File: flow/config.mk
export PLATFORM = sky130hd
export DESIGN_NAME = multicycle_arithmetic
export DESIGN_NICKNAME = multicycle_arithmetic
export VERILOG_FILES = /design/flow/design.v
export SDC_FILE = /design/flow/constraint.sdc
export NUM_CORES = 4
export LEC_CHECK = 0
export ABC_AREA = 1
export CAP_MARGIN = 20
export CORE_MARGIN = 2
export CORE_UTILIZATION = 61
export CTS_CLUSTER_DIAMETER = 218
export CTS_CLUSTER_SIZE = 73
export HOLD_SLACK_MARGIN = 0.3
export SETUP_SLACK_MARGIN = 5.0
export SLEW_MARGIN = 20
File: flow/constraint.sdc
create_clock -name core_clock -period 19.1 [get_ports {clk}]
set_input_delay 3.8200 -clock core_clock [delete_from_list [all_inputs] [get_ports {clk}]]
set_output_delay 3.8200 -clock core_clock [all_outputs]
set_load 0.01 [all_outputs]
File: flow/design.v
module multicycle_arithmetic(
    input clk, rst, start, 
    input [1:0] op, 
    input [7:0] a, b, 
    output reg done, 
    output reg [15:0] result
);
    reg [2:0] state;
    parameter IDLE = 3'b000, LOAD = 3'b001, ADD = 3'b010, SUB = 3'b011, 
              MUL = 3'b100, DIV = 3'b101, DONE = 3'b110;
    always @(posedge clk or posedge rst) begin
        if (rst) begin
            state <= IDLE;
            done <= 0;
            result <= 0;
        end else begin
            case (state)
                IDLE: begin
                    done <= 0;
                    if (start) state <= LOAD;
                end
                LOAD: begin
                    case (op)
                        2'b00: state <= ADD;
                        2'b01: state <= SUB;
                        2'b10: state <= MUL;
                        2'b11: state <= DIV;
                        default: state <= DONE;
                    endcase
                end
                ADD: begin
                    result <= a + b;
                    state <= DONE;
                end
                SUB: begin
                    result <= a - b;
                    state <= DONE;
                end
                MUL: begin
                    result <= a * b;
                    state <= DONE;
                end
                DIV: begin
                    result <= (b != 0) ? a / b : 16'hFFFF;  
                    state <= DONE;
                end
                DONE: begin
                    done <= 1;
                    state <= IDLE;
                end
                default: state <= IDLE;
            endcase
        end
    end
endmodule
File: flow/run.sh
#!/bin/bash
# the make line also repeats each setting of config.mk as NAME=value (left out here)
make -C /OpenROAD-flow-scripts/flow DESIGN_CONFIG=/design/flow/config.mk WORK_HOME=/design/flow/orfs CLKGATE_MAP_FILE= finish
==> flow_summary_export.csv, run 1 <==
group,metric,value,unit
outcome,outcome,"stopped before the end",
outcome,last-stage-reached,"4_1_cts",
outcome,error_message,"[ERROR DPL-0033] detailed placement checks failed during check placement.",
yosys,ff_type,"dfrtp_1",
yosys,synthesis.instances,1424,
place,gp_routability_congestion,0.949,
yosys,top_logic_kind,"simple AND/OR/NAND/NOR gates",
yosys,seq_total_area_yosys,0.0651,
yosys,enable_flop_cells,0,
floorplan,dieHeight,127,um
yosys,area_of_the_mapped_netlist,9240,um^2
yosys,yosys.cell_types.count,52,
yosys,post_synth_ao_oa_area_fraction,0.144,
floorplan,core,14600,um^2
yosys,top_area_frac,0.209,
yosys,synth.ff_latch_count,24,
yosys,proportion_of_register_bits_with_asynchronous_set_or_reset_after_synthesis,1.00,
yosys,synthSimpleGateAreaFrac,0.317,
yosys,yosys.area_share.xor_xnor,0.0588,
floorplan,initial_utilization,0.631,
yosys,ys_sh_adder,0.291,
yosys,yosys_cells,1424,
yosys,synthDominantAreaCellType,"ha_1",
yosys,muxShareOfSynthArea,0,
yosys,common_cells,"nand2_1, inv_1, ha_1, o21ai_0, nor2_1",
yosys,yosysWarnings,1,
yosys,post-synth-top-count-cell,"nand2_1",
floorplan,dieWidth,127,um
yosys,synthesis.area_per_instance,6.49,um^2
place,place.detailed.hpwl,22400,um
floorplan,chipArea,16100,um^2
yosys,synth.yosys.chip_area,9240,um^2
yosys,ys_top_cells_by_area,"ha_1, nand2_1, inv_1",
floorplan,ios,38,
place,io_buffers,37,
floorplan,floorplan.rows,44,
place,dpl_cell_area,12500,um^2
[through the flow]
stage               std cells  utilization  TNS (ns)  setup slack, ns
detailed placement       1945        0.856    -27.70            -9.36
global placement         1945        0.856    -23.59            -8.40
floorplan                1431            -    -24.00            -8.54
==> run 2: changes to the inputs <==
CAP_MARGIN = 5   (was 20)
CORE_UTILIZATION = 70   (was 61)
PLACE_DENSITY_LB_ADDON = 0.27   (was unset)
SETUP_SLACK_MARGIN = unset   (was 5.0)
clock period = 30.0 ns   (was 19.1 ns; I/O delays follow)
==> run 2 against run 1 <==
  * The run fails in 5_1_grt
  * Area after synthesis unchanged
  * Die area is 12% lower
  * Synthesized cell count did not move
==> flow_summary_export.csv, run 2 <==
group,metric,value,unit
outcome,last-stage-reached,"5_1_grt",
yosys,top_area_frac,0.209,
yosys,proportion_of_register_bits_with_asynchronous_set_or_reset_after_synthesis,1.00,
floorplan,dieWidth,119,um
yosys,synthSimpleGateAreaFrac,0.317,
yosys,enable_flop_cells,0,
yosys,yosys.cell_types.count,52,
yosys,synth.yosys.chip_area,9240,um^2
yosys,yosys_cells,1424,
yosys,post-synth-top-count-cell,"nand2_1",
clock_network,clock_sink_count,24,
place,place.detailed.hpwl,23600,um
grt,groute.usage.overall,0.770,
yosys,synth.ff_latch_count,24,
outcome,error_message,"[ERROR GRT-0116] Global routing finished with congestion. Check the congestion regions in the DRC Viewer.",
yosys,post_synth_ao_oa_area_fraction,0.144,
yosys,yosysWarnings,1,
floorplan,floorplan.rows,41,
place,place_worst_setup_slack,-1.32,ns
yosys,area_of_the_mapped_netlist,9240,um^2
yosys,ys_top_cells_by_area,"ha_1, nand2_1, inv_1",
yosys,synthesis.instances,1424,
clock_network,clockBufferDepth,2,
floorplan,chipArea,14100,um^2
yosys,ff_type,"dfrtp_1",
floorplan,dieHeight,119,um
floorplan,initial_utilization,0.723,
yosys,yosys.area_share.xor_xnor,0.0588,
clock_network,h_tree_depth,1,
grt,global_route.overflow_total,73,
floorplan,ios,38,
outcome,outcome,"stopped before the end",
yosys,common_cells,"nand2_1, inv_1, ha_1, o21ai_0, nor2_1",
yosys,top_logic_kind,"simple AND/OR/NAND/NOR gates",
yosys,synthDominantAreaCellType,"ha_1",
yosys,synthesis.area_per_instance,6.49,um^2
place,gp_routability_congestion,0.953,
clock_network,root_buffer,"clkbuf_16",
yosys,ys_sh_adder,0.291,
yosys,seq_total_area_yosys,0.0651,
floorplan,core,12800,um^2
clock_network,cts-buffers-inserted,3,
yosys,muxShareOfSynthArea,0,
place,io_buffers,37,
-- run 2: per-layer routing --
layer | GRT overflow | track usage
met5 | 0 | 0.180
met2 | 37 | 0.946
met4 | 34 | 0.833
met1 | 1 | 0.760
met3 | 1 | 0.589
-- run 2: metrics by stage --
step	cell area [um^2]	hold WS (ns)	instances	util
detailed placement	11300	0.460	1779	0.881
CTS	12000	0.476	1835	0.937
global placement	11300	0.430	1779	0.881
floorplan	9600	0.418	1431	-
-- run 2: what timing repair did --
item                                    4_1_cts
endpoints found under the setup margin        2
hold buffers                                  0
pin swaps                                    69
gates resized                                73
buffers inserted                             52
==> run 3: changes to the inputs <==
CAP_MARGIN = 40   (was 5)
CORE_UTILIZATION = 72   (was 70)
CTS_CLUSTER_DIAMETER = unset   (was 218)
CTS_CLUSTER_SIZE = 98   (was 73)
HOLD_SLACK_MARGIN = unset   (was 0.3)
PLACE_DENSITY_LB_ADDON = unset   (was 0.27)
TNS_END_PERCENT = 10   (was unset)
clock period = 35.7 ns   (was 30.0 ns; I/O delays follow)
==> run 3 against run 2 <==
  * The run now finishes clean
  * Die area down 2.7%
  * Synthesized cell count unchanged
  * Area after synthesis unchanged
==> flow_summary_export.csv, run 3 <==
group,metric,value,unit
critical_path,r2r-start,"state[5]",
yosys,seq_total_area_yosys,0.0651,
critical_path,ff2ff_path_depth,7,
yosys,ff_type,"dfrtp_1",
cells_and_area,logic_area,7670,um^2
timing,max_freq,29.8,MHz
timing,setup_ws,2.18,ns
yosys,top_logic_kind,"simple AND/OR/NAND/NOR gates",
grt,groute.usage.overall,0.350,
yosys,yosys.area_share.xor_xnor,0.0588,
detailed_routing,routed_wire_length_per_instance,14.6,um
yosys,ys_sh_adder,0.291,
critical_path,startpoint_type,"input port",
floorplan,floorplan.rows,41,
floorplan,ios,38,
critical_path,cp.depth,207,
clock_network,clkSlewWorstSetupHoldPaths,0.06,ns
timing,report.final.setup_viol,0,
floorplan,core,12600,um^2
min_path,hp-class,"reg2reg",
yosys,enable_flop_cells,0,
grt,grt_first_pass_wirelength,38700,um
critical_path,critPathSlowestCell,"clkdlybuf4s50_1",
floorplan,dieHeight,117,um
timing,number_of_hold_slack_violations_in_the_final_timing_report,0,
yosys,synthSimpleGateAreaFrac,0.317,
clock_network,cts.hold.buffers_added,0,
clock_network,clk-insertion-delay-late,0.27,ns
yosys,yosys_cells,1424,
critical_path,crit_start,"a[2]",
clock_network,cts-buffers-inserted,3,
timing,final_worst_path_cycle_share,0.939,
critical_path,worst_path_largest_cell_delay,0.49,ns
critical_path,cp_top_family,"simple AND/OR/NAND/NOR gates",
detailed_routing,detailroute.via_count,9356,
clock_network,clockBufferDepth,2,
floorplan,initial_utilization,0.735,
grt,grt_max_degree,20,
floorplan,dieWidth,117,um
critical_path,endpoint_kind,"register",
timing,setup_tns,0,ns
yosys,synthDominantAreaCellType,"ha_1",
yosys,synth.yosys.chip_area,9240,um^2
yosys,synthesis.instances,1424,
yosys,post_synth_ao_oa_area_fraction,0.144,
detailed_routing,drc,0,
yosys,synthesis.area_per_instance,6.49,um^2
critical_path,crit_arrival,33.66,ns
grt,antenna_found_initial,0,
min_path,min_delay_src,"state[3]",
yosys,synth.ff_latch_count,24,
yosys,ys_top_cells_by_area,"ha_1, nand2_1, inv_1",
place,io_buffers,37,
job,openroad.warnings,39,
timing,fin_skew,0.00315,ns
critical_path,crit_top_cell,"nand2_1",
critical_path,endpoint_of_the_most_critical_register_to_register_path,"result[6]",
yosys,muxShareOfSynthArea,0,
yosys,common_cells,"nand2_1, inv_1, ha_1, o21ai_0, nor2_1",
yosys,proportion_of_register_bits_with_asynchronous_set_or_reset_after_synthesis,1.00,
detailed_routing,antenna_left,0,
floorplan,chipArea,13800,um^2
clock_network,cts_tree,"built",
detailed_routing,antenna_cells,0,
cells_and_area,finalInstanceArea,10400,um^2
critical_path,critPathCapture,"result[0]",
detailed_routing,detailedRoute.firstIterationViolations,744,
timing,slew_viol_final,0,
critical_path,buffering_stage_count_on_the_worst_path_with_inverters_included,36,
yosys,top_area_frac,0.209,
cells_and_area,fill_cell_total_of_the_finished_layout,898,
critical_path,regToRegSetupSlack,32.82,ns
yosys,yosys.cell_types.count,52,
detailed_routing,detail_route.vias_per_cell,5.63,
place,gp_routability_congestion,0.940,
timing,fin_crit,33.52,ns
critical_path,type_of_the_setup_path_with_the_least_slack,"in2reg",
outcome,outcome,"finished clean",
grt,grt_pass1_vias,8524,
min_path,holdPathStages,2,
critical_path,cp_max_fanout,12,
cells_and_area,areaGrowthSynthToFinish,12.3,%
cells_and_area,final_nets,1705,
yosys,yosysWarnings,1,
detailed_routing,drt_pass1_iterations,5,
min_path,timing.hold.worst_endpoint,"state[0]",
timing,hold-worst-slack,0.461,ns
timing,max_slew_margin,0.444,
critical_path,required_time_reported_for_the_critical_path_endpoint,35.85,ns
detailed_routing,final_wl,24300,um
job,max_cap_violations,0,
yosys,post-synth-top-count-cell,"nand2_1",
clock_network,root_buffer,"clkbuf_16",
clock_network,clock_sink_count,24,
clock_network,h_tree_depth,1,
place,place_worst_setup_slack,0.219,ns
grt,global_route.overflow_total,0,
cells_and_area,seq_area,602,um^2
yosys,area_of_the_mapped_netlist,9240,um^2
timing,max_slew.worst_pin.slew,0.828,ns
place,place.detailed.hpwl,18700,um
place,dpl_cell_area,9910,um^2
-- run 3: area by class of cell --
type / instances / area share
clock inverter: 1 / 0.00289
tap: 172 / 0.0207
timing repair buffer: 83 / 0.0733
multi-input combinational: 1111 / 0.739
sequential: 24 / 0.0580
clock buffer: 3 / 0.00723
inverter: 266 / 0.0975
timing repair inverter: 3 / 0.00145
-- run 3: layer usage --
metal | part of all wire | global-route usage | routed length (um) | up-vias
li1 | - | - | - | 4692
met1 | 0.42 | 0.450 | 10200 | 4242
met2 | 0.48 | 0.617 | 11600 | 338
met3 | 0.060 | 0.0391 | 1460 | 84
met4 | 0.039 | 0.105 | 952 | 0
met5 | 0 | 0 | 0 | -
-- run 3: metrics by stage --
stage,util,cells
finish,0.826,1663
global route,0.826,1663
CTS,0.797,1638
detailed placement,0.789,1634
global placement,0.786,1633
floorplan,-,1431
-- run 3: repair_timing --
action	in CTS	in global routing
endpoints found under the setup margin	0	2
resized	0	58
setup buffers	0	21
==> run 4: changes to the inputs <==
CAP_MARGIN = 20   (was 40)
CORE_UTILIZATION = 66   (was 72)
CTS_CLUSTER_DIAMETER = 197   (was unset)
CTS_CLUSTER_SIZE = unset   (was 98)
TNS_END_PERCENT = unset   (was 10)
clock period = 20.0 ns   (was 35.7 ns; I/O delays follow)
==> run 4 against run 3 <==
  * Synthesized cell count unchanged
  * Area after synthesis unchanged
  * The flow now stops in 4_1_cts
  * Die area increased by 8.8%
==> flow_summary_export.csv, run 4 <==
group,metric,value,unit
floorplan,chipArea,15000,um^2
place,place.detailed.hpwl,25000,um
yosys,seq_total_area_yosys,0.0651,
place,io_buffers,37,
floorplan,initial_utilization,0.671,
place,placed_cells,1941,
yosys,synth.yosys.chip_area,9240,um^2
yosys,yosys_cells,1424,
yosys,yosys.area_share.xor_xnor,0.0588,
yosys,proportion_of_register_bits_with_asynchronous_set_or_reset_after_synthesis,1.00,
place,dpl_cell_area,12500,um^2
yosys,post_synth_ao_oa_area_fraction,0.144,
yosys,top_logic_kind,"simple AND/OR/NAND/NOR gates",
yosys,muxShareOfSynthArea,0,
floorplan,dieWidth,122,um
floorplan,dieHeight,122,um
yosys,post-synth-top-count-cell,"nand2_1",
yosys,ys_sh_adder,0.291,
floorplan,floorplan.rows,43,
floorplan,core,13800,um^2
yosys,yosysWarnings,1,
yosys,top_area_frac,0.209,
yosys,yosys.cell_types.count,52,
outcome,outcome,"stopped before the end",
outcome,last-stage-reached,"4_1_cts",
yosys,area_of_the_mapped_netlist,9240,um^2
yosys,synthesis.area_per_instance,6.49,um^2
place,gp_routability_congestion,0.984,
yosys,synthesis.instances,1424,
yosys,ys_top_cells_by_area,"ha_1, nand2_1, inv_1",
yosys,synth.ff_latch_count,24,
yosys,synthSimpleGateAreaFrac,0.317,
place,place_worst_setup_slack,-9.11,ns
yosys,common_cells,"nand2_1, inv_1, ha_1, o21ai_0, nor2_1",
yosys,synthDominantAreaCellType,"ha_1",
outcome,error_message,"[ERROR DPL-0038] Utilization greater than 100%, impossible to legalize",
yosys,enable_flop_cells,0,
floorplan,ios,38,
yosys,ff_type,"dfrtp_1",
run 4: stage by stage:
stage                util
floorplan               -
global placement    0.910
detailed placement  0.910
==> run 5: changes to the inputs <==
ABC_AREA = unset   (was 1)
CORE_UTILIZATION = 70   (was 66)
CTS_CLUSTER_DIAMETER = 218   (was 197)
CTS_CLUSTER_SIZE = 37   (was unset)
clock period = 32.4 ns   (was 20.0 ns; I/O delays follow)
==> run 5 against run 4 <==
  * The run again fails in 4_1_cts
  * Die area down 7.0%
  * Synthesized cell count decreased by 17%
  * Area after synthesis decreased by 1.6%
==> flow_summary_export.csv, run 5 <==
group,metric,value,unit
outcome,outcome,"stopped before the end",
outcome,last-stage-reached,"4_1_cts",
outcome,error_message,"[ERROR DPL-0038] Utilization greater than 100%, impossible to legalize",
place,io_buffers,37,
floorplan,initial_utilization,0.718,
yosys,yosys_cells,1181,
yosys,muxShareOfSynthArea,0.0548,
yosys,synthesis.instances,1181,
yosys,ff_type,"dfrtp_1",
yosys,top_logic_kind,"adder cells",
floorplan,floorplan.rows,41,
floorplan,ios,38,
yosys,yosysWarnings,1,
yosys,yosys.cell_types.count,96,
place,placed_cells,1603,
floorplan,chipArea,13900,um^2
floorplan,dieHeight,118,um
yosys,area_of_the_mapped_netlist,9090,um^2
yosys,top_area_frac,0.212,
yosys,post-synth-top-count-cell,"ha_1",
yosys,synthesis.area_per_instance,7.70,um^2
place,gp_routability_congestion,0.992,
place,dpl_cell_area,11700,um^2
place,place.detailed.hpwl,27000,um
yosys,enable_flop_cells,0,
yosys,proportion_of_register_bits_with_asynchronous_set_or_reset_after_synthesis,1.00,
floorplan,dieWidth,118,um
yosys,synth.yosys.chip_area,9090,um^2
yosys,common_cells,"ha_1, nor2_1, nand2_1, inv_1, a21oi_1",
yosys,yosys.area_share.xor_xnor,0.0479,
yosys,synth.ff_latch_count,24,
floorplan,core,12700,um^2
yosys,seq_total_area_yosys,0.0662,
yosys,post_synth_ao_oa_area_fraction,0.259,
yosys,ys_top_cells_by_area,"ha_1, fa_1, dfrtp_1",
yosys,synthSimpleGateAreaFrac,0.218,
yosys,ys_sh_adder,0.296,
yosys,synthDominantAreaCellType,"ha_1",
==> run 5: through the flow <==
step / setup TNS [ns] / worst slack [ns]
after floorplan: -0.682 / -0.682
after global placement: -0.366 / -0.366
after detailed placement: -1.98 / -1.94
==> run 6: changes to the inputs <==
CAP_MARGIN = 40   (was 20)
CORE_UTILIZATION = 68   (was 70)
CTS_CLUSTER_SIZE = 14   (was 37)
SETUP_SLACK_MARGIN = -2.0   (was unset)
clock period = 29.9 ns   (was 32.4 ns; I/O delays follow)
==> run 6 against run 5 <==
  * The flow again stops in 4_1_cts
  * Synthesized cell count unchanged
  * Die area increased by 2.8%
  * Area after synthesis unchanged
==> flow_summary_export.csv, run 6 <==
group,metric,value,unit
outcome,outcome,"stopped before the end",
floorplan,dieHeight,120,um
yosys,ff_type,"dfrtp_1",
yosys,post-synth-top-count-cell,"ha_1",
yosys,yosys_cells,1181,
yosys,yosys.area_share.xor_xnor,0.0479,
yosys,proportion_of_register_bits_with_asynchronous_set_or_reset_after_synthesis,1.00,
yosys,synthesis.area_per_instance,7.70,um^2
yosys,area_of_the_mapped_netlist,9090,um^2
outcome,error_message,"[ERROR DPL-0033] detailed placement checks failed during check placement.",
floorplan,dieWidth,120,um
yosys,synthDominantAreaCellType,"ha_1",
outcome,last-stage-reached,"4_1_cts",
yosys,synthesis.instances,1181,
yosys,muxShareOfSynthArea,0.0548,
yosys,post_synth_ao_oa_area_fraction,0.259,
place,place.detailed.hpwl,27600,um
yosys,enable_flop_cells,0,
yosys,top_logic_kind,"adder cells",
floorplan,initial_utilization,0.692,
yosys,synth.ff_latch_count,24,
yosys,top_area_frac,0.212,
floorplan,floorplan.rows,42,
yosys,yosys.cell_types.count,96,
yosys,synthSimpleGateAreaFrac,0.218,
floorplan,core,13100,um^2
yosys,yosysWarnings,1,
floorplan,ios,38,
yosys,ys_top_cells_by_area,"ha_1, fa_1, dfrtp_1",
yosys,common_cells,"ha_1, nor2_1, nand2_1, inv_1, a21oi_1",
floorplan,chipArea,14300,um^2
place,io_buffers,37,
place,dpl_cell_area,12200,um^2
place,placed_cells,1673,
yosys,seq_total_area_yosys,0.0662,
place,gp_routability_congestion,0.962,
yosys,synth.yosys.chip_area,9090,um^2
yosys,ys_sh_adder,0.296,
run 6: metrics by stage:
stage | setup slack [ns] | hold slack, ns
2_1_floorplan | -2.68 | 0.422
3_3_place_gp | -2.26 | 0.431
3_5_place_dp | -4.13 | 0.442
==> run 7: changes to the inputs <==
CORE_UTILIZATION = 72   (was 68)
CTS_CLUSTER_DIAMETER = 225   (was 218)
CTS_CLUSTER_SIZE = 56   (was 14)
SETUP_SLACK_MARGIN = unset   (was -2.0)
clock period = 21.2 ns   (was 29.9 ns; I/O delays follow)
==> run 7 against run 6 <==
  * The flow stops in 3_5_place_dp
  * Die area decreased by 5.4%
  * Synthesized cell count unchanged
  * Area after synthesis unchanged
==> flow_summary_export.csv, run 7 <==
group,metric,value,unit
yosys,synthesis.instances,1181,
outcome,last-stage-reached,"3_5_place_dp",
outcome,error_message,"[ERROR DPL-0033] detailed placement checks failed during check placement.",
yosys,ys_top_cells_by_area,"ha_1, fa_1, dfrtp_1",
place,io_buffers,37,
floorplan,floorplan.rows,41,
place,gp_routability_congestion,0.964,
yosys,post_synth_ao_oa_area_fraction,0.259,
yosys,ys_sh_adder,0.296,
yosys,post-synth-top-count-cell,"ha_1",
yosys,ff_type,"dfrtp_1",
yosys,common_cells,"ha_1, nor2_1, nand2_1, inv_1, a21oi_1",
yosys,synth.ff_latch_count,24,
floorplan,dieHeight,116,um
yosys,enable_flop_cells,0,
yosys,yosys.area_share.xor_xnor,0.0479,
yosys,seq_total_area_yosys,0.0662,
yosys,synthSimpleGateAreaFrac,0.218,
yosys,yosys_cells,1181,
yosys,proportion_of_register_bits_with_asynchronous_set_or_reset_after_synthesis,1.00,
yosys,synth.yosys.chip_area,9090,um^2
floorplan,chipArea,13500,um^2
outcome,outcome,"stopped before the end",
yosys,top_logic_kind,"adder cells",
yosys,area_of_the_mapped_netlist,9090,um^2
yosys,top_area_frac,0.212,
floorplan,dieWidth,116,um
floorplan,core,12500,um^2
floorplan,ios,38,
yosys,yosysWarnings,1,
floorplan,initial_utilization,0.729,
yosys,muxShareOfSynthArea,0.0548,
yosys,yosys.cell_types.count,96,
yosys,synthDominantAreaCellType,"ha_1",
yosys,synthesis.area_per_instance,7.70,um^2
[run 7: stage by stage]
step           setup TNS [ns]  hold slack, ns  cells  worst slack, ns
3_3_place_gp           -26.80           0.430   1706            -9.25
2_1_floorplan          -27.53           0.422   1188            -9.64
==> run 8: changes to the inputs <==
ABC_AREA = 1   (was unset)
CAP_MARGIN = 0   (was 40)
CORE_UTILIZATION = 69   (was 72)
CTS_CLUSTER_DIAMETER = 238   (was 225)
CTS_CLUSTER_SIZE = 72   (was 56)
HOLD_SLACK_MARGIN = 0.29   (was unset)
SETUP_SLACK_MARGIN = -2.0   (was unset)
SLEW_MARGIN = 5   (was 20)
clock period = 26.7 ns   (was 21.2 ns; I/O delays follow)
==> run 8 against run 7 <==
  * The flow stops in 4_1_cts
  * Synthesized cell count up 21%
  * Area after synthesis up 1.6%
  * Die area up 5.8%
==> flow_summary_export.csv, run 8 <==
group,metric,value,unit
floorplan,ios,38,
yosys,synthesis.instances,1424,
yosys,yosys_cells,1424,
yosys,yosysWarnings,1,
floorplan,dieHeight,120,um
yosys,post_synth_ao_oa_area_fraction,0.144,
yosys,enable_flop_cells,0,
yosys,ys_sh_adder,0.291,
place,place.detailed.hpwl,28500,um
yosys,synth.yosys.chip_area,9240,um^2
outcome,last-stage-reached,"4_1_cts",
yosys,yosys.area_share.xor_xnor,0.0588,
yosys,seq_total_area_yosys,0.0651,
outcome,error_message,"[ERROR DPL-0038] Utilization greater than 100%, impossible to legalize",
yosys,muxShareOfSynthArea,0,
yosys,area_of_the_mapped_netlist,9240,um^2
yosys,synthDominantAreaCellType,"ha_1",
yosys,top_area_frac,0.209,
yosys,synth.ff_latch_count,24,
yosys,ys_top_cells_by_area,"ha_1, nand2_1, inv_1",
yosys,top_logic_kind,"simple AND/OR/NAND/NOR gates",
yosys,ff_type,"dfrtp_1",
yosys,common_cells,"nand2_1, inv_1, ha_1, o21ai_0, nor2_1",
place,gp_routability_congestion,0.980,
outcome,outcome,"stopped before the end",
floorplan,dieWidth,120,um
yosys,synthesis.area_per_instance,6.49,um^2
yosys,yosys.cell_types.count,52,
floorplan,core,13100,um^2
place,io_buffers,37,
floorplan,initial_utilization,0.703,
floorplan,floorplan.rows,42,
floorplan,chipArea,14300,um^2
yosys,synthSimpleGateAreaFrac,0.317,
yosys,proportion_of_register_bits_with_asynchronous_set_or_reset_after_synthesis,1.00,
yosys,post-synth-top-count-cell,"nand2_1",
[run 8: metrics by stage]
| stage | cell area (um^2) | cells | setup TNS, ns | setup WS [ns] |
|---|---|---|---|---|
| after detailed placement | 12300 | 1925 | -9.20 | -4.98 |
| after global placement | 12300 | 1925 | -3.15 | -2.37 |
| after floorplan | 9610 | 1431 | -3.71 | -2.62 |
==> run 9: changes to the inputs <==
ABC_AREA = unset   (was 1)
CAP_MARGIN = 20   (was 0)
CORE_UTILIZATION = 65   (was 69)
CTS_CLUSTER_DIAMETER = unset   (was 238)
CTS_CLUSTER_SIZE = 89   (was 72)
HOLD_SLACK_MARGIN = unset   (was 0.29)
SLEW_MARGIN = 20   (was 5)
TNS_END_PERCENT = 35   (was unset)
clock period = 31.5 ns   (was 26.7 ns; I/O delays follow)
==> run 9 against run 8 <==
  * The layout now fails its checks (setup timing)
  * Area after synthesis shrank 1.6%
  * Die area grew 4.3%
  * Synthesized cell count shrank 17%
==> flow_summary_export.csv, run 9 <==
group,metric,value,unit
critical_path,crit_top_cell,"o21a_1",
floorplan,initial_utilization,0.660,
clock_network,clkSlewWorstSetupHoldPaths,0.07,ns
yosys,synthSimpleGateAreaFrac,0.218,
timing,grt_setup_unrepaired,"yes",
clock_network,clock_sink_count,24,
timing,fin_crit,34.43,ns
critical_path,critPathSlowestCell,"clkdlybuf4s50_1",
yosys,seq_total_area_yosys,0.0662,
yosys,enable_flop_cells,0,
clock_network,clk-insertion-delay-late,0.28,ns
place,place.detailed.hpwl,23700,um
timing,slew_viol_final,0,
timing,max_slew_margin,0.194,
yosys,ys_sh_adder,0.296,
timing,setup_ws,-2.93,ns
timing,report.final.setup_viol,2,
yosys,yosysWarnings,1,
cells_and_area,areaGrowthSynthToFinish,38.4,%
yosys,top_area_frac,0.212,
timing,fin_skew,0.00778,ns
yosys,ff_type,"dfrtp_1",
yosys,muxShareOfSynthArea,0.0548,
min_path,hp-class,"reg2reg",
critical_path,crit_arrival,34.59,ns
floorplan,chipArea,15000,um^2
detailed_routing,drt_pass1_iterations,9,
critical_path,cp_top_family,"AND-OR/OR-AND gates",
yosys,synthDominantAreaCellType,"ha_1",
grt,global_route.overflow_total,0,
min_path,timing.hold.worst_endpoint,"done",
critical_path,regToRegSetupSlack,28.61,ns
yosys,area_of_the_mapped_netlist,9090,um^2
place,gp_routability_congestion,0.982,
min_path,min_delay_src,"state[3]",
critical_path,buffering_stage_count_on_the_worst_path_with_inverters_included,7,
timing,final_worst_path_cycle_share,1.09,
cells_and_area,final_core_util,0.914,
floorplan,core,13800,um^2
floorplan,floorplan.rows,43,
yosys,top_logic_kind,"adder cells",
critical_path,critPathCapture,"result[0]",
grt,grt_pass1_vias,10334,
yosys,synthesis.area_per_instance,7.70,um^2
yosys,synth.ff_latch_count,24,
critical_path,crit_start,"b[0]",
yosys,synthesis.instances,1181,
detailed_routing,antenna_cells,0,
grt,groute.usage.overall,0.419,
critical_path,ff2ff_path_depth,7,
timing,max_slew.worst_pin.slew,1.20,ns
critical_path,endpoint_of_the_most_critical_register_to_register_path,"result[0]",
yosys,yosys_cells,1181,
timing,max_freq,29.0,MHz
critical_path,type_of_the_setup_path_with_the_least_slack,"in2reg",
floorplan,dieWidth,122,um
critical_path,worst_path_largest_cell_delay,0.45,ns
detailed_routing,final_wl,39400,um
cells_and_area,final_nets,1710,
place,io_buffers,37,
yosys,ys_top_cells_by_area,"ha_1, fa_1, dfrtp_1",
clock_network,cts_tree,"built",
grt,grt_first_pass_wirelength,49900,um
detailed_routing,routed_wire_length_per_instance,23.5,um
detailed_routing,detail_route.vias_per_cell,7.03,
timing,setup_tns,-4.09,ns
cells_and_area,fill_cell_total_of_the_finished_layout,600,
critical_path,startpoint_type,"input port",
yosys,synth.yosys.chip_area,9090,um^2
yosys,yosys.area_share.xor_xnor,0.0479,
outcome,so_faults,"setup timing",
detailed_routing,antenna_left,0,
yosys,post_synth_ao_oa_area_fraction,0.259,
cells_and_area,finalInstanceArea,12600,um^2
cells_and_area,layout.cells.non_filler,1676,
critical_path,cp_max_fanout,6,
detailed_routing,detailroute.via_count,11788,
detailed_routing,detailedRoute.firstIterationViolations,1713,
place,dpl_cell_area,11600,um^2
critical_path,r2r-start,"state[5]",
yosys,proportion_of_register_bits_with_asynchronous_set_or_reset_after_synthesis,1.00,
timing,number_of_hold_slack_violations_in_the_final_timing_report,0,
yosys,yosys.cell_types.count,96,
critical_path,endpoint_kind,"register",
detailed_routing,drc,0,
clock_network,h_tree_depth,1,
grt,antenna_found_initial,0,
job,max_cap_violations,0,
yosys,common_cells,"ha_1, nor2_1, nand2_1, inv_1, a21oi_1",
yosys,post-synth-top-count-cell,"ha_1",
floorplan,dieHeight,122,um
grt,grt_max_degree,25,
cells_and_area,seq_area,602,um^2
critical_path,cp.depth,137,
outcome,outcome,"finished with violations",
floorplan,ios,38,
critical_path,required_time_reported_for_the_critical_path_endpoint,31.66,ns
min_path,holdPathStages,1,
clock_network,cts-buffers-inserted,3,
clock_network,root_buffer,"clkbuf_16",
clock_network,clockBufferDepth,2,
cells_and_area,logic_area,8630,um^2
place,placed_cells,1628,
job,openroad.warnings,40,
==> run 9: cell type report <==
| class | instances | area share |
|---|---|---|
| multi-input cells | 1031 | 0.686 |
| repair buffers | 338 | 0.210 |
| flip-flops and latches | 24 | 0.0478 |
| inverters | 99 | 0.0295 |
| well taps | 180 | 0.0179 |
| clock buffers | 3 | 0.00597 |
| clock inverters | 1 | 0.00239 |
==> run 9: what timing repair did <==
item | 4_1_cts | 5_1_grt
gates cloned | 0 | 1
hold buffers | 0 | 0
setup buffers | 0 | 55
resized | 1 | 133
endpoints found under the setup margin | 1 | 2
pin swaps | 0 | 107
==> run 9: routing by layer <==
| layer | wire length (um) | GRT usage | vias to the layer above | share of wire |
|---|---|---|---|---|
| met1 | 13300 | 0.531 | 5347 | 0.34 |
| li1 | - | - | 4943 | - |
| met4 | 3910 | 0.182 | 0 | 0.099 |
| met3 | 5190 | 0.0850 | 417 | 0.13 |
| met5 | 0 | 0 | - | 0 |
| met2 | 17000 | 0.691 | 1081 | 0.43 |
==> run 9: per-stage QoR <==
step | hold slack (ns) | setup WS (ns)
floorplan | 0.422 | -1.99
global placement | 0.433 | -1.30
detailed placement | 0.454 | -2.11
CTS | 0.473 | -1.96
global route | 0.488 | -4.08
finish | 0.476 | -2.93
==> run 10: changes to the inputs <==
ABC_AREA = 1   (was unset)
CAP_MARGIN = 40   (was 20)
CORE_UTILIZATION = 70   (was 65)
CTS_CLUSTER_DIAMETER = 238   (was unset)
CTS_CLUSTER_SIZE = 36   (was 89)
HOLD_SLACK_MARGIN = 0.29   (was unset)
SETUP_SLACK_MARGIN = 1.67   (was -2.0)
SLEW_MARGIN = 5   (was 20)
TNS_END_PERCENT = unset   (was 35)
clock period = 30.9 ns   (was 31.5 ns; I/O delays follow)
==> run 10 against run 9 <==
  * The run now fails in 5_1_grt
  * Area after synthesis is 1.6% higher
  * Synthesized cell count is 21% higher
  * Die area is 5.5% lower
==> flow_summary_export.csv, run 10 <==
group,metric,value,unit
yosys,yosysWarnings,1,
place,dpl_cell_area,10600,um^2
clock_network,h_tree_depth,1,
clock_network,cts-buffers-inserted,3,
yosys,synth.ff_latch_count,24,
clock_network,root_buffer,"clkbuf_16",
floorplan,chipArea,14100,um^2
yosys,synthDominantAreaCellType,"ha_1",
place,place_worst_setup_slack,-0.893,ns
yosys,yosys.cell_types.count,52,
yosys,muxShareOfSynthArea,0,
floorplan,core,12800,um^2
yosys,post-synth-top-count-cell,"nand2_1",
yosys,yosys.area_share.xor_xnor,0.0588,
yosys,ys_sh_adder,0.291,
place,io_buffers,37,
yosys,ys_top_cells_by_area,"ha_1, nand2_1, inv_1",
yosys,synthesis.instances,1424,
outcome,outcome,"stopped before the end",
yosys,seq_total_area_yosys,0.0651,
grt,global_route.overflow_total,52,
clock_network,clock_sink_count,24,
yosys,synthesis.area_per_instance,6.49,um^2
outcome,last-stage-reached,"5_1_grt",
floorplan,ios,38,
floorplan,initial_utilization,0.723,
place,gp_routability_congestion,0.952,
yosys,synth.yosys.chip_area,9240,um^2
yosys,top_logic_kind,"simple AND/OR/NAND/NOR gates",
yosys,enable_flop_cells,0,
floorplan,floorplan.rows,41,
floorplan,dieWidth,119,um
place,place.detailed.hpwl,20200,um
floorplan,dieHeight,119,um
yosys,synthSimpleGateAreaFrac,0.317,
clock_network,clockBufferDepth,2,
yosys,area_of_the_mapped_netlist,9240,um^2
outcome,error_message,"[ERROR GRT-0232] Routing congestion too high. Check the congestion heatmap in the GUI.",
yosys,ff_type,"dfrtp_1",
yosys,yosys_cells,1424,
yosys,proportion_of_register_bits_with_asynchronous_set_or_reset_after_synthesis,1.00,
grt,groute.usage.overall,0.719,
yosys,common_cells,"nand2_1, inv_1, ha_1, o21ai_0, nor2_1",
yosys,post_synth_ao_oa_area_fraction,0.144,
place,placed_cells,1693,
yosys,top_area_frac,0.209,
==> run 10: timing repair <==
item                       CTS
hold buffers                 0
setup endpoints to repair    2
cloned                       1
buffers inserted           132
resized                    109
pin swaps                  117
==> run 10: routing by layer <==
layer,track usage,overflow
met5,0.199,0
met4,0.738,22
met3,0.536,0
met2,0.923,28
met1,0.699,2
==> run 11: changes to the inputs <==
CAP_MARGIN = 5   (was 40)
CORE_UTILIZATION = 72   (was 70)
CTS_CLUSTER_DIAMETER = 197   (was 238)
CTS_CLUSTER_SIZE = 67   (was 36)
GPL_ROUTABILITY_DRIVEN = 0   (was unset)
HOLD_SLACK_MARGIN = unset   (was 0.29)
PLACE_DENSITY = 0.36   (was unset)
SETUP_SLACK_MARGIN = 1.57   (was 1.67)
SLEW_MARGIN = 20   (was 5)
clock period = 15.6 ns   (was 30.9 ns; I/O delays follow)
==> run 11 against run 10 <==
  * The flow stops in 3_5_place_dp
  * Synthesized cell count unchanged
  * Die area decreased by 2.7%
  * Area after synthesis unchanged
==> flow_summary_export.csv, run 11 <==
group,metric,value,unit
outcome,outcome,"stopped before the end",
outcome,last-stage-reached,"3_5_place_dp",
outcome,error_message,"Error: detail_place.tcl, 38 bad optional access",
place,io_buffers,37,
yosys,yosys.cell_types.count,52,
yosys,area_of_the_mapped_netlist,9240,um^2
floorplan,initial_utilization,0.735,
yosys,post-synth-top-count-cell,"nand2_1",
yosys,synthesis.instances,1424,
floorplan,dieHeight,117,um
yosys,enable_flop_cells,0,
yosys,synthesis.area_per_instance,6.49,um^2
yosys,synthSimpleGateAreaFrac,0.317,
yosys,ys_sh_adder,0.291,
yosys,top_logic_kind,"simple AND/OR/NAND/NOR gates",
yosys,proportion_of_register_bits_with_asynchronous_set_or_reset_after_synthesis,1.00,
floorplan,ios,38,
yosys,yosys.area_share.xor_xnor,0.0588,
yosys,muxShareOfSynthArea,0,
yosys,post_synth_ao_oa_area_fraction,0.144,
yosys,ys_top_cells_by_area,"ha_1, nand2_1, inv_1",
yosys,ff_type,"dfrtp_1",
yosys,synth.ff_latch_count,24,
yosys,common_cells,"nand2_1, inv_1, ha_1, o21ai_0, nor2_1",
floorplan,dieWidth,117,um
yosys,top_area_frac,0.209,
yosys,synth.yosys.chip_area,9240,um^2
yosys,synthDominantAreaCellType,"ha_1",
floorplan,chipArea,13800,um^2
floorplan,core,12600,um^2
yosys,yosysWarnings,1,
yosys,seq_total_area_yosys,0.0651,
floorplan,floorplan.rows,41,
yosys,yosys_cells,1424,
[run 11: metrics by stage]
step                    setup slack [ns]  hold WS (ns)  TNS [ns]  std cells  cell area, um^2
after global placement            -11.15         0.429    -39.22       1925            12500
after floorplan                   -11.34         0.418    -39.09       1431             9730
==> run 12: changes to the inputs <==
ABC_AREA = unset   (was 1)
CAP_MARGIN = 25   (was 5)
CELL_PAD_IN_SITES_DETAIL_PLACEMENT = 1   (was unset)
CORE_ASPECT_RATIO = 0.64   (was unset)
CORE_UTILIZATION = 69   (was 72)
CTS_CLUSTER_DIAMETER = 51   (was 197)
CTS_CLUSTER_SIZE = 78   (was 67)
GPL_ROUTABILITY_DRIVEN = unset   (was 0)
GPL_TIMING_DRIVEN = 0   (was unset)
MAX_ROUTING_LAYER = met4   (was unset)
PLACE_DENSITY = unset   (was 0.36)
PLACE_DENSITY_LB_ADDON = 0.11   (was unset)
SETUP_SLACK_MARGIN = unset   (was 1.57)
SLEW_MARGIN = 5   (was 20)
TNS_END_PERCENT = 45   (was unset)
clock period = 20.4 ns   (was 15.6 ns; I/O delays follow)
==> run 12 against run 11 <==
  * The run again fails in 3_5_place_dp
  * Die area is 2.8% higher
  * Area after synthesis is 1.6% lower
  * Synthesized cell count is 17% lower
==> flow_summary_export.csv, run 12 <==
group,metric,value,unit
outcome,outcome,"stopped before the end",
outcome,last-stage-reached,"3_5_place_dp",
outcome,error_message,"[ERROR DPL-0033] detailed placement checks failed during check placement.",
yosys,ff_type,"dfrtp_1",
floorplan,dieHeight,95.8,um
yosys,synthSimpleGateAreaFrac,0.218,
yosys,ys_top_cells_by_area,"ha_1, fa_1, dfrtp_1",
yosys,top_area_frac,0.212,
yosys,yosys_cells,1181,
yosys,ys_sh_adder,0.296,
yosys,synth.yosys.chip_area,9090,um^2
yosys,post-synth-top-count-cell,"ha_1",
floorplan,floorplan.rows,33,
yosys,post_synth_ao_oa_area_fraction,0.259,
yosys,area_of_the_mapped_netlist,9090,um^2
yosys,yosys.area_share.xor_xnor,0.0479,
yosys,synthDominantAreaCellType,"ha_1",
place,gp_routability_congestion,0.959,
yosys,common_cells,"ha_1, nor2_1, nand2_1, inv_1, a21oi_1",
yosys,synthesis.instances,1181,
place,io_buffers,37,
yosys,synthesis.area_per_instance,7.70,um^2
yosys,muxShareOfSynthArea,0.0548,
yosys,top_logic_kind,"adder cells",
yosys,yosysWarnings,1,
floorplan,chipArea,14100,um^2
floorplan,dieWidth,148,um
floorplan,ios,38,
yosys,synth.ff_latch_count,24,
yosys,enable_flop_cells,0,
yosys,yosys.cell_types.count,96,
yosys,proportion_of_register_bits_with_asynchronous_set_or_reset_after_synthesis,1.00,
floorplan,initial_utilization,0.708,
floorplan,core,12800,um^2
yosys,seq_total_area_yosys,0.0662,
run 12: stage by stage:
step	hold WS [ns]	cell area, um^2	setup TNS, ns	instances
after floorplan	0.422	9480	-30.78	1188
after global placement	0.434	10100	-48.02	1400
==> run 13: changes to the inputs <==
ABC_AREA = 0   (was unset)
CAP_MARGIN = 15   (was 25)
CELL_PAD_IN_SITES_DETAIL_PLACEMENT = unset   (was 1)
CORE_ASPECT_RATIO = 1.8   (was 0.64)
CORE_UTILIZATION = 36   (was 69)
CTS_CLUSTER_DIAMETER = unset   (was 51)
CTS_CLUSTER_SIZE = 15   (was 78)
GPL_TIMING_DRIVEN = unset   (was 0)
MAX_ROUTING_LAYER = unset   (was met4)
PLACE_DENSITY_LB_ADDON = 0.25   (was 0.11)
SETUP_SLACK_MARGIN = 0.48   (was unset)
SLEW_MARGIN = 40   (was 5)
TNS_END_PERCENT = 55   (was 45)
clock period = 28.5 ns   (was 20.4 ns; I/O delays follow)
==> run 13 against run 12 <==
  * Now fails the layout checks on setup timing
  * Die area rose by 88%
  * Area after synthesis did not move
  * Synthesized cell count did not move
==> flow_summary_export.csv, run 13 <==
group,metric,value,unit
timing,final_worst_path_cycle_share,1.10,
timing,fin_crit,31.42,ns
yosys,post_synth_ao_oa_area_fraction,0.259,
critical_path,worst_path_largest_cell_delay,0.54,ns
timing,fin_skew,0.00595,ns
yosys,synthSimpleGateAreaFrac,0.218,
grt,global_route.overflow_total,0,
floorplan,core,25000,um^2
detailed_routing,antenna_left,0,
critical_path,required_time_reported_for_the_critical_path_endpoint,28.66,ns
yosys,seq_total_area_yosys,0.0662,
critical_path,endpoint_kind,"register",
detailed_routing,antenna_cells,0,
detailed_routing,detailroute.via_count,10936,
timing,grt_setup_unrepaired,"yes",
critical_path,buffering_stage_count_on_the_worst_path_with_inverters_included,35,
yosys,ys_top_cells_by_area,"ha_1, fa_1, dfrtp_1",
outcome,so_faults,"setup timing",
place,gp_routability_congestion,0.924,
critical_path,ff2ff_path_depth,7,
floorplan,floorplan.rows,78,
clock_network,clock_sink_count,24,
place,io_buffers,37,
timing,max_slew.worst_pin.slew,0.765,ns
critical_path,cp_max_fanout,7,
timing,setup_ws,-2.92,ns
detailed_routing,detail_route.vias_per_cell,5.54,
grt,met1_usage,0.254,
min_path,holdPathStages,1,
yosys,synthesis.area_per_instance,7.70,um^2
yosys,top_logic_kind,"adder cells",
place,place.detailed.hpwl,27300,um
critical_path,critPathCapture,"result[0]",
min_path,timing.hold.worst_endpoint,"done",
yosys,enable_flop_cells,0,
min_path,hp-class,"reg2reg",
grt,use_met3,0.0246,
job,openroad.warnings,40,
clock_network,root_buffer,"clkbuf_16",
clock_network,clockBufferDepth,2,
clock_network,cts_tree,"built",
timing,report.final.setup_viol,2,
yosys,synth.yosys.chip_area,9090,um^2
critical_path,crit_start,"b[6]",
cells_and_area,final_nets,1868,
critical_path,cp_top_family,"AND-OR/OR-AND gates",
yosys,common_cells,"ha_1, nor2_1, nand2_1, inv_1, a21oi_1",
yosys,synthDominantAreaCellType,"ha_1",
critical_path,type_of_the_setup_path_with_the_least_slack,"in2reg",
yosys,synthesis.instances,1181,
timing,number_of_hold_slack_violations_in_the_final_timing_report,0,
grt,grt_max_degree,25,
detailed_routing,drc,0,
cells_and_area,areaGrowthSynthToFinish,54.6,%
yosys,muxShareOfSynthArea,0.0548,
grt,grt_first_pass_wirelength,56500,um
yosys,proportion_of_register_bits_with_asynchronous_set_or_reset_after_synthesis,1.00,
critical_path,critPathSlowestCell,"or4_4",
grt,groute.usage.overall,0.268,
timing,slew_viol_final,0,
critical_path,endpoint_of_the_most_critical_register_to_register_path,"result[0]",
detailed_routing,drt_pass1_iterations,5,
yosys,yosys_cells,1181,
yosys,yosys.cell_types.count,96,
detailed_routing,final_wl,35400,um
clock_network,cts-buffers-inserted,3,
floorplan,chipArea,26600,um^2
critical_path,cp.depth,145,
floorplan,ios,38,
yosys,synth.ff_latch_count,24,
floorplan,dieHeight,217,um
yosys,ff_type,"dfrtp_1",
cells_and_area,finalInstanceArea,14100,um^2
critical_path,crit_top_cell,"buf_4",
yosys,post-synth-top-count-cell,"ha_1",
clock_network,clkSlewWorstSetupHoldPaths,0.07,ns
job,max_cap_violations,0,
critical_path,crit_arrival,31.58,ns
grt,met2_usage,0.526,
detailed_routing,routed_wire_length_per_instance,17.9,um
yosys,yosysWarnings,1,
yosys,top_area_frac,0.212,
floorplan,dieWidth,122,um
detailed_routing,detailedRoute.firstIterationViolations,515,
floorplan,initial_utilization,0.364,
grt,antenna_found_initial,0,
min_path,min_delay_src,"state[3]",
critical_path,startpoint_type,"input port",
place,dpl_cell_area,12500,um^2
timing,max_freq,31.8,MHz
outcome,outcome,"finished with violations",
yosys,yosys.area_share.xor_xnor,0.0479,
grt,busiest_layer,"met2",
yosys,area_of_the_mapped_netlist,9090,um^2
critical_path,r2r-start,"state[5]",
yosys,ys_sh_adder,0.296,
critical_path,regToRegSetupSlack,26.14,ns
grt,grt_pass1_vias,11630,
clock_network,h_tree_depth,1,
timing,max_slew_margin,0.484,
clock_network,clk-insertion-delay-late,0.27,ns
-- run 13: layout make-up --
type,instances,area (um^2)
Sequential cell,24,602
Clock inverter,1,30.0
Fill cell,2260,10900
Inverter,99,372
Timing Repair Buffer,497,3830
Clock buffer,3,75.1
Multi-Input combinational cell,1030,8750
Tap cell,320,400
-- run 13: metal layers --
metal / wire length (um) / part of all wire
met4: 2480 / 0.070
met3: 1110 / 0.031
met2: 19500 / 0.55
met5: 0 / 0
met1: 12200 / 0.35
-- run 13: repair_timing --
item | in CTS | in global routing
gates resized | 106 | 22
hold buffers | 0 | 0
setup endpoints to repair | 3 | 3
pin swaps | 115 | 50
buffers inserted | 121 | 13
-- run 13: metrics by stage --
step,hold WS (ns),instances,TNS [ns],utilization,setup WS (ns)
3_3_place_gp,0.447,1836,-6.18,0.499,-3.84
5_1_grt,0.488,1974,-6.75,0.563,-4.20
3_5_place_dp,0.452,1836,-7.90,0.500,-4.44
6_report,0.458,1974,-4.14,0.563,-2.92
4_1_cts,0.467,1961,-3.12,0.554,-2.45
2_1_floorplan,0.422,1188,-5.99,-,-3.80
==> run 14: changes to the inputs <==
ABC_AREA = 1   (was 0)
CAP_MARGIN = 20   (was 15)
CORE_ASPECT_RATIO = unset   (was 1.8)
CORE_UTILIZATION = 23   (was 36)
CTS_CLUSTER_DIAMETER = 290   (was unset)
CTS_CLUSTER_SIZE = 100   (was 15)
PLACE_DENSITY = 0.9   (was unset)
PLACE_DENSITY_LB_ADDON = unset   (was 0.25)
SETUP_SLACK_MARGIN = -1.62   (was 0.48)
SLEW_MARGIN = 0   (was 40)
TNS_END_PERCENT = 25   (was 55)
clock period = 35.0 ns   (was 28.5 ns; I/O delays follow)
==> run 14 against run 13 <==
  * Non-clock buffer count down 387
  * Synthesized cell count rose by 21%
  * Die area increased by 57%
  * Largest cell class unchanged
  * Now clean on timing, DRC and antenna
  * Hold slack got worse by 0.016 ns
==> flow_summary_export.csv, run 14 <==
group,metric,value,unit
outcome,outcome,"finished clean",
critical_path,type_of_the_setup_path_with_the_least_slack,"in2reg",
yosys,synthesis.area_per_instance,6.49,um^2
detailed_routing,detail_route.vias_per_cell,4.70,
min_path,hp-class,"reg2reg",
floorplan,dieHeight,204,um
critical_path,critPathSlowestCell,"clkdlybuf4s50_1",
critical_path,worst_path_largest_cell_delay,0.59,ns
detailed_routing,detailroute.wirelength.met2,11600,um
grt,grt_max_degree,25,
min_path,timing.hold.worst_endpoint,"done",
timing,max_freq,29.3,MHz
detailed_routing,wl_met1,10400,um
floorplan,dieWidth,204,um
timing,fin_skew,0.00676,ns
place,io_buffers,37,
critical_path,buffering_stage_count_on_the_worst_path_with_inverters_included,35,
floorplan,initial_utilization,0.233,
min_path,min_delay_src,"state[3]",
clock_network,cts_tree,"built",
timing,final_worst_path_cycle_share,0.974,
place,place.detailed.hpwl,19600,um
yosys,synthDominantAreaCellType,"ha_1",
yosys,muxShareOfSynthArea,0,
detailed_routing,antenna_left,0,
grt,grt_pass1_vias,9270,
yosys,ys_top_cells_by_area,"ha_1, nand2_1, inv_1",
grt,global_route.overflow_total,0,
critical_path,r2r-start,"state[5]",
yosys,synth.yosys.chip_area,9240,um^2
timing,report.final.setup_viol,0,
yosys,synthSimpleGateAreaFrac,0.317,
timing,setup_tns,0,ns
clock_network,clkSlewWorstSetupHoldPaths,0.06,ns
critical_path,crit_start,"b[7]",
yosys,area_of_the_mapped_netlist,9240,um^2
detailed_routing,antenna_cells,0,
timing,max_slew_margin,0.372,
grt,antenna_found_initial,0,
clock_network,cts-buffers-inserted,3,
yosys,top_area_frac,0.209,
timing,setup_ws,0.909,ns
floorplan,core,39700,um^2
timing,number_of_hold_slack_violations_in_the_final_timing_report,0,
yosys,yosysWarnings,1,
clock_network,clk-insertion-delay-late,0.27,ns
critical_path,endpoint_of_the_most_critical_register_to_register_path,"result[6]",
timing,max_slew.worst_pin.slew,0.941,ns
clock_network,h_tree_depth,1,
critical_path,ff2ff_path_depth,7,
job,openroad.warnings,37,
yosys,yosys.cell_types.count,52,
floorplan,chipArea,41800,um^2
yosys,post-synth-top-count-cell,"nand2_1",
critical_path,endpoint_kind,"register",
cells_and_area,final_nets,1728,
floorplan,floorplan.rows,73,
clock_network,clock_sink_count,24,
yosys,yosys_cells,1424,
timing,slew_viol_final,0,
timing,fin_crit,34.09,ns
yosys,yosys.area_share.xor_xnor,0.0588,
yosys,ys_sh_adder,0.291,
detailed_routing,detailroute.wirelength.met3,1530,um
detailed_routing,drc,0,
critical_path,cp_top_family,"simple AND/OR/NAND/NOR gates",
grt,grt_first_pass_wirelength,41100,um
yosys,seq_total_area_yosys,0.0651,
yosys,synthesis.instances,1424,
place,place_worst_setup_slack,0.559,ns
yosys,enable_flop_cells,0,
clock_network,root_buffer,"clkbuf_16",
detailed_routing,detailedRoute.firstIterationViolations,590,
grt,groute.usage.overall,0.116,
timing,hold-worst-slack,0.442,ns
yosys,synth.ff_latch_count,24,
detailed_routing,routed_wire_length_per_instance,12.1,um
job,max_cap_violations,0,
critical_path,regToRegSetupSlack,32.06,ns
detailed_routing,routed.top_layer,"met4",
yosys,proportion_of_register_bits_with_asynchronous_set_or_reset_after_synthesis,1.00,
critical_path,cp_max_fanout,11,
clock_network,clockBufferDepth,2,
place,gp_routability_congestion,0.927,
yosys,ff_type,"dfrtp_1",
detailed_routing,final_wl,24600,um
floorplan,ios,38,
critical_path,required_time_reported_for_the_critical_path_endpoint,35.15,ns
critical_path,critPathCapture,"result[0]",
detailed_routing,detailroute.via_count,9574,
cells_and_area,areaGrowthSynthToFinish,17.3,%
yosys,top_logic_kind,"simple AND/OR/NAND/NOR gates",
critical_path,cp.depth,211,
critical_path,startpoint_type,"input port",
detailed_routing,drt_pass1_iterations,7,
min_path,holdPathStages,2,
cells_and_area,fill_cell_total_of_the_finished_layout,4100,
critical_path,crit_top_cell,"nand2_1",
yosys,post_synth_ao_oa_area_fraction,0.144,
critical_path,crit_arrival,34.24,ns
yosys,common_cells,"nand2_1, inv_1, ha_1, o21ai_0, nor2_1",
## run 14: final cells by class
| type | count | area [um^2] | share of cell area |
|---|---|---|---|
| multi-input cells | 1110 | 7540 | 0.696 |
| inverters | 266 | 1010 | 0.0928 |
| repair buffers | 110 | 923 | 0.0852 |
| well taps | 525 | 657 | 0.0606 |
| flip-flops and latches | 24 | 602 | 0.0555 |
| clock buffers | 3 | 75.1 | 0.00693 |
| clock inverters | 1 | 30.0 | 0.00277 |
## run 14: repair_timing
| action | 4_1_cts | 5_1_grt |
|---|---|---|
| resized | 0 | 12 |
| hold buffers | 0 | 0 |
| buffers inserted | 0 | 12 |
| endpoints found under the setup margin | 0 | 1 |
## run 14: metrics by stage
stage,cells,util,area (um^2)
finish,2039,0.273,10800
global route,2039,0.273,10800
CTS,2027,0.270,10700
detailed placement,2023,0.267,10600
global placement,2023,0.267,10600
floorplan,1431,-,9270
## run 14: metal layers
layer  vias up  global-route usage
met5         -                   0
met4         0              0.0471
met2       349               0.205
met3       109              0.0159
li1       4739                   -
met1      4377               0.140
==> run 15: changes to the inputs <==
CORE_UTILIZATION = 62   (was 23)
CTS_CLUSTER_DIAMETER = unset   (was 290)
CTS_CLUSTER_SIZE = unset   (was 100)
PLACE_DENSITY = unset   (was 0.9)
SETUP_SLACK_MARGIN = unset   (was -1.62)
SLEW_MARGIN = 20   (was 0)
TNS_END_PERCENT = 15   (was 25)
clock period = 20.3 ns   (was 35.0 ns; I/O delays follow)
==> run 15 against run 14 <==
  * The flow now stops in 4_1_cts
  * Area after synthesis is the same
  * Die area shrank 62%
  * Synthesized cell count is the same
==> flow_summary_export.csv, run 15 <==
group,metric,value,unit
outcome,outcome,"stopped before the end",
outcome,last-stage-reached,"4_1_cts",
outcome,error_message,"[ERROR DPL-0038] Utilization greater than 100%, impossible to legalize",
yosys,top_area_frac,0.209,
yosys,synthesis.area_per_instance,6.49,um^2
floorplan,core,14500,um^2
yosys,synth.yosys.chip_area,9240,um^2
yosys,synth.ff_latch_count,24,
yosys,synthDominantAreaCellType,"ha_1",
yosys,yosys.cell_types.count,52,
yosys,area_of_the_mapped_netlist,9240,um^2
yosys,synthesis.instances,1424,
floorplan,dieWidth,126,um
yosys,yosysWarnings,1,
yosys,ys_top_cells_by_area,"ha_1, nand2_1, inv_1",
yosys,proportion_of_register_bits_with_asynchronous_set_or_reset_after_synthesis,1.00,
yosys,common_cells,"nand2_1, inv_1, ha_1, o21ai_0, nor2_1",
place,placed_cells,1944,
yosys,ff_type,"dfrtp_1",
floorplan,chipArea,15900,um^2
yosys,synthSimpleGateAreaFrac,0.317,
yosys,ys_sh_adder,0.291,
floorplan,dieHeight,126,um
yosys,seq_total_area_yosys,0.0651,
place,io_buffers,37,
place,dpl_cell_area,12400,um^2
yosys,muxShareOfSynthArea,0,
yosys,enable_flop_cells,0,
yosys,post-synth-top-count-cell,"nand2_1",
floorplan,floorplan.rows,44,
yosys,post_synth_ao_oa_area_fraction,0.144,
yosys,yosys_cells,1424,
place,gp_routability_congestion,0.939,
place,place.detailed.hpwl,22200,um
floorplan,initial_utilization,0.636,
yosys,yosys.area_share.xor_xnor,0.0588,
yosys,top_logic_kind,"simple AND/OR/NAND/NOR gates",
floorplan,ios,38,
run 15: stage by stage:
stage	TNS (ns)	setup slack, ns	hold WS, ns
after floorplan	-20.04	-7.74	0.418
after global placement	-19.32	-7.67	0.437
after detailed placement	-24.07	-8.70	0.453
==> run 16: changes to the inputs <==
CAP_MARGIN = 15   (was 20)
CORE_ASPECT_RATIO = 1.35   (was unset)
CORE_MARGIN = 9   (was 2)
CORE_UTILIZATION = 31   (was 62)
GPL_TIMING_DRIVEN = 0   (was unset)
TNS_END_PERCENT = unset   (was 15)
clock period = 35.0 ns   (was 20.3 ns; I/O delays follow)
==> run 16 against run 15 <==
  * Now clean on timing, DRC and antenna
  * Synthesized cell count unchanged
  * Area after synthesis unchanged
  * Die area increased by 130%
==> flow_summary_export.csv, run 16 <==
group,metric,value,unit
grt,grt_first_pass_wirelength,41400,um
grt,groute.usage.overall,0.134,
yosys,synth.ff_latch_count,24,
critical_path,crit_top_cell,"nand2_1",
clock_network,cts.hold.buffers_added,0,
yosys,top_area_frac,0.209,
yosys,seq_total_area_yosys,0.0651,
floorplan,initial_utilization,0.314,
clock_network,root_buffer,"clkbuf_16",
critical_path,worst_path_largest_cell_delay,0.44,ns
detailed_routing,routed_wire_length_per_instance,13.4,um
detailed_routing,routed.top_layer,"met4",
job,openroad.warnings,37,
clock_network,clockBufferDepth,2,
yosys,synth.yosys.chip_area,9240,um^2
timing,max_slew.worst_pin.slew,0.972,ns
detailed_routing,detailroute.via_count,9202,
yosys,common_cells,"nand2_1, inv_1, ha_1, o21ai_0, nor2_1",
floorplan,floorplan.rows,73,
yosys,synthDominantAreaCellType,"ha_1",
timing,number_of_hold_slack_violations_in_the_final_timing_report,0,
floorplan,dieHeight,219,um
timing,final_worst_path_cycle_share,0.934,
critical_path,endpoint_of_the_most_critical_register_to_register_path,"result[3]",
detailed_routing,antenna_left,0,
timing,fin_crit,32.69,ns
critical_path,critPathSlowestCell,"clkdlybuf4s50_1",
critical_path,cp_top_family,"simple AND/OR/NAND/NOR gates",
critical_path,r2r-start,"state[5]",
yosys,yosys.cell_types.count,52,
min_path,hp-class,"reg2reg",
yosys,ys_sh_adder,0.291,
timing,report.final.setup_viol,0,
critical_path,critPathCapture,"result[0]",
yosys,yosysWarnings,1,
outcome,outcome,"finished clean",
yosys,synthesis.area_per_instance,6.49,um^2
place,gp_routability_congestion,0.867,
critical_path,type_of_the_setup_path_with_the_least_slack,"in2reg",
yosys,area_of_the_mapped_netlist,9240,um^2
detailed_routing,detailroute.wirelength.met2,13500,um
grt,global_route.overflow_total,0,
detailed_routing,drt_pass1_iterations,5,
min_path,min_delay_src,"state[3]",
job,max_cap_violations,0,
yosys,ys_top_cells_by_area,"ha_1, nand2_1, inv_1",
cells_and_area,final_nets,1738,
timing,hold-worst-slack,0.446,ns
yosys,enable_flop_cells,0,
yosys,yosys.area_share.xor_xnor,0.0588,
critical_path,endpoint_kind,"register",
clock_network,clk-insertion-delay-late,0.27,ns
yosys,yosys_cells,1424,
min_path,timing.hold.worst_endpoint,"done",
cells_and_area,final_core_util,0.378,
clock_network,clkSlewWorstSetupHoldPaths,0.07,ns
detailed_routing,antenna_cells,0,
min_path,holdPathStages,2,
critical_path,cp_max_fanout,10,
timing,fin_skew,0.00443,ns
floorplan,core,29400,um^2
grt,grt_max_degree,25,
detailed_routing,drc,0,
floorplan,dieWidth,167,um
clock_network,cts-buffers-inserted,3,
critical_path,crit_start,"b[2]",
critical_path,crit_arrival,32.85,ns
cells_and_area,finalInstanceArea,11100,um^2
grt,antenna_found_initial,0,
timing,max_slew_margin,0.351,
floorplan,chipArea,36400,um^2
critical_path,cp.depth,217,
critical_path,ff2ff_path_depth,5,
yosys,proportion_of_register_bits_with_asynchronous_set_or_reset_after_synthesis,1.00,
detailed_routing,wl_met1,10300,um
cells_and_area,areaGrowthSynthToFinish,20.3,%
place,io_buffers,37,
yosys,post-synth-top-count-cell,"nand2_1",
timing,slew_viol_final,0,
timing,max_freq,30.6,MHz
detailed_routing,detail_route.vias_per_cell,4.85,
place,dpl_cell_area,10100,um^2
clock_network,h_tree_depth,1,
yosys,synthesis.instances,1424,
detailed_routing,detailedRoute.firstIterationViolations,424,
floorplan,ios,38,
detailed_routing,detailroute.wirelength.met3,564,um
place,placed_cells,1843,
grt,grt_pass1_vias,9062,
yosys,muxShareOfSynthArea,0,
critical_path,startpoint_type,"input port",
yosys,synthSimpleGateAreaFrac,0.317,
critical_path,regToRegSetupSlack,31.69,ns
critical_path,buffering_stage_count_on_the_worst_path_with_inverters_included,43,
yosys,top_logic_kind,"simple AND/OR/NAND/NOR gates",
place,place.detailed.hpwl,20700,um
yosys,post_synth_ao_oa_area_fraction,0.144,
yosys,ff_type,"dfrtp_1",
clock_network,clock_sink_count,24,
clock_network,cts_tree,"built",
detailed_routing,final_wl,25500,um
cells_and_area,layout.cells.non_filler,1899,
critical_path,required_time_reported_for_the_critical_path_endpoint,35.16,ns
run 16: repair_timing:
action	4_1_cts	5_1_grt
resized	42	119
setup buffers	10	41
endpoints found under the setup margin	2	2
pin swaps	7	44
gates cloned	0	1
run 16: metal layers:
layer,GRT usage,vias to the layer above
li1,-,4757
met1,0.142,4264
met2,0.265,130
met3,0.00827,51
met4,0.0596,0
met5,0,-
run 16: area by class of cell:
type | instances | area, um^2
Timing Repair Buffer | 89 | 778
Tap cell | 375 | 469
Sequential cell | 24 | 602
Buffer | 31 | 240
Clock inverter | 1 | 30.0
Clock buffer | 3 | 75.1
Multi-Input combinational cell | 1110 | 7910
Fill cell | 3128 | 18300
Inverter | 266 | 1010
run 16: through the flow:
step	setup slack, ns	TNS (ns)
floorplan	2.18	0
global placement	-2.79	-3.62
detailed placement	-3.41	-4.94
CTS	0.0226	0
global route	-0.353	-0.353
finish	2.31	0
